==> flow/design.v <==
module uart_rx
  #(parameter CLKS_PER_BIT = 104)
  (
   input        i_Clock,
   input        i_Rst,
   input        i_Rx_Serial,
   output reg [15:0] o_Rx_Byte,
  output reg square_wave,
  output reg pin1,
  output  reg pin2
  );
  parameter s_IDLE         = 3'b000;
  parameter s_RX_START_BIT = 3'b001;
  parameter s_RX_DATA_BITS = 3'b010;
  parameter s_RX_STOP_BIT  = 3'b011;
  parameter s_CLEANUP      = 3'b100;
  reg  [7:0] data_check;
  reg [7:0] first_8bit;
  reg [7:0] second_8bit;
  reg           r_Rx_Data_R;
  reg           r_Rx_Data;
  reg [15:0]     r_Clock_Count;
  reg [4:0]     r_Bit_Index;  
  reg [15:0]     r_Rx_Byte;
  reg [2:0]     r_SM_Main;
wire [60:0] distZ = 61'hFFFFFFFFFFFFFF;
reg [23:0] counter;
reg toggle;
reg toggle_n;
wire [23:0] store;
wire [15:0] distA;
reg [15:0] distB;
reg stop;
reg [15:0] rpm;
assign distA =40*distZ;
assign store = (rpm == 16'd0) ? 24'hFFFFFF : (18 * 100000)/ rpm;
  always @(posedge i_Clock)
    begin
    if (i_Rst)
    begin
      r_Rx_Data_R <= 1'b1;
      r_Rx_Data   <= 1'b1;
      o_Rx_Byte   <= 16'd0;
      rpm         <= 16'd0;
      counter     <= 24'd0;
      toggle      <= 1'b1;
      distB       <= 16'd0;
      stop        <= 1'b0;
      square_wave <= 1'b1;
      pin1        <= 1'b0;
      pin2        <= 1'b0;
    end
    else
    begin
      r_Rx_Data_R <= i_Rx_Serial;
      r_Rx_Data   <= i_Rx_Serial;
     o_Rx_Byte[15:8] <= second_8bit;
     o_Rx_Byte[7:0] <= first_8bit;
     rpm <= {second_8bit, first_8bit};
toggle_n = toggle;
if (stop==0)
begin
counter <= counter + 1;
if (counter >= store )
begin
toggle_n = ~toggle;
toggle <= toggle_n;
counter<=0;
if (second_8bit[7] == 0)
begin
pin1 <= 0;
pin2 <= 1;
end
else
begin
pin1 <= 1;
pin2 <= 0;
end
if (toggle_n==0)
begin
distB <= distB +1;
end
end
if (distB ==distA)
begin
stop <= 1;
end
else
begin
square_wave <= toggle_n;
end
end
end
end
always @(posedge i_Clock)
begin
    if (i_Rst)
    begin
      r_SM_Main     <= s_IDLE;
      r_Clock_Count <= 16'd0;
      r_Bit_Index   <= 5'd0;
      r_Rx_Byte     <= 16'd0;
      data_check    <= 8'h00;
      first_8bit    <= 8'h00;
      second_8bit   <= 8'h00;
    end
    else
      case (r_SM_Main)
        s_IDLE :
          begin
            r_Clock_Count <= 0;
            r_Bit_Index   <= 0;
            if (r_Rx_Data == 1'b0)           
              r_SM_Main <= s_RX_START_BIT;
            else
              r_SM_Main <= s_IDLE;
          end
        s_RX_START_BIT :
          begin
            if (r_Clock_Count == (CLKS_PER_BIT-1)/2)
              begin
                if (r_Rx_Data == 1'b0)
                  begin
                    r_Clock_Count <= 0;   
                    r_SM_Main     <= s_RX_DATA_BITS;
                  end
                else
                  r_SM_Main <= s_IDLE;
              end
            else
              begin
                r_Clock_Count <= r_Clock_Count + 1;
                r_SM_Main     <= s_RX_START_BIT;
              end
          end  
        s_RX_DATA_BITS :
          begin
            if (r_Clock_Count < CLKS_PER_BIT-1)
              begin
                r_Clock_Count <= r_Clock_Count + 1;
                r_SM_Main     <= s_RX_DATA_BITS;
              end
            else
              begin
                r_Clock_Count          <= 0;
                r_Rx_Byte[r_Bit_Index] <= r_Rx_Data;
                if (r_Bit_Index < 8)
                  begin
                    r_Bit_Index <= r_Bit_Index + 1;
                    r_SM_Main   <= s_RX_DATA_BITS;
                  end
                else
                  begin
						 if (data_check == 8'h01)
						 begin
                   first_8bit <= r_Rx_Byte[7:0];
						 data_check <= 8'h00;
						 end
						 if (data_check == 8'h00)
						 begin
					second_8bit <= r_Rx_Byte[7:0];
						 data_check <= 8'h01;
						 end
                    r_Bit_Index <= 0;
                    r_SM_Main   <= s_RX_STOP_BIT;
                  end
              end
          end  
        s_RX_STOP_BIT :
          begin
            if (r_Clock_Count < CLKS_PER_BIT-1)
              begin
                r_Clock_Count <= r_Clock_Count + 1;
                r_SM_Main     <= s_RX_STOP_BIT;
              end
            else
              begin
                r_Clock_Count <= 0;
                r_SM_Main     <= s_CLEANUP;
              end
          end  
        s_CLEANUP :
          begin
            r_SM_Main <= s_IDLE;
          end
        default :
          r_SM_Main <= s_IDLE;
      endcase
    end
endmodule  
clock: 62.8 ns
lec_check: 0
abc_area: 1
cap_margin: 20
cell_pad_in_sites_detail_placement: 0
core_aspect_ratio: 1.65
core_margin: 2
core_utilization: 71
cts_cluster_diameter: 242
cts_cluster_size: 78
gpl_routability_driven: 0
gpl_timing_driven: 1
hold_slack_margin: -0.08
max_routing_layer: met4
min_routing_layer: met1
place_density_lb_addon: 0.24
slew_margin: 20
run.sh (not shown) runs the stock make flow with config.mk's settings and CLKGATE_MAP_FILE=.
The starting point stopped in 5_1_grt, error GRT-0232.
Change:
Settings changed: ABC_AREA 1 to unset, CELL_PAD_IN_SITES_DETAIL_PLACEMENT 0 to unset, CORE_ASPECT_RATIO 1.65 to unset, CORE_UTILIZATION 71 to 54, CTS_CLUSTER_DIAMETER 242 to unset, CTS_CLUSTER_SIZE 78 to unset, GPL_ROUTABILITY_DRIVEN 0 to unset, GPL_TIMING_DRIVEN 1 to unset, HOLD_SLACK_MARGIN -0.08 to unset, MAX_ROUTING_LAYER met4 to unset, MIN_ROUTING_LAYER met1 to unset, PLACE_DENSITY_LB_ADDON 0.24 to unset.
Clock period 62.8 ns to 152.0 ns, I/O delays scaled along.
Effect: With this change the flow passed the timing, design-rule and antenna checks; area after synthesis goes up by about 3%; die area came out higher by about 35%; synthesized cell count decreases by about 12%.
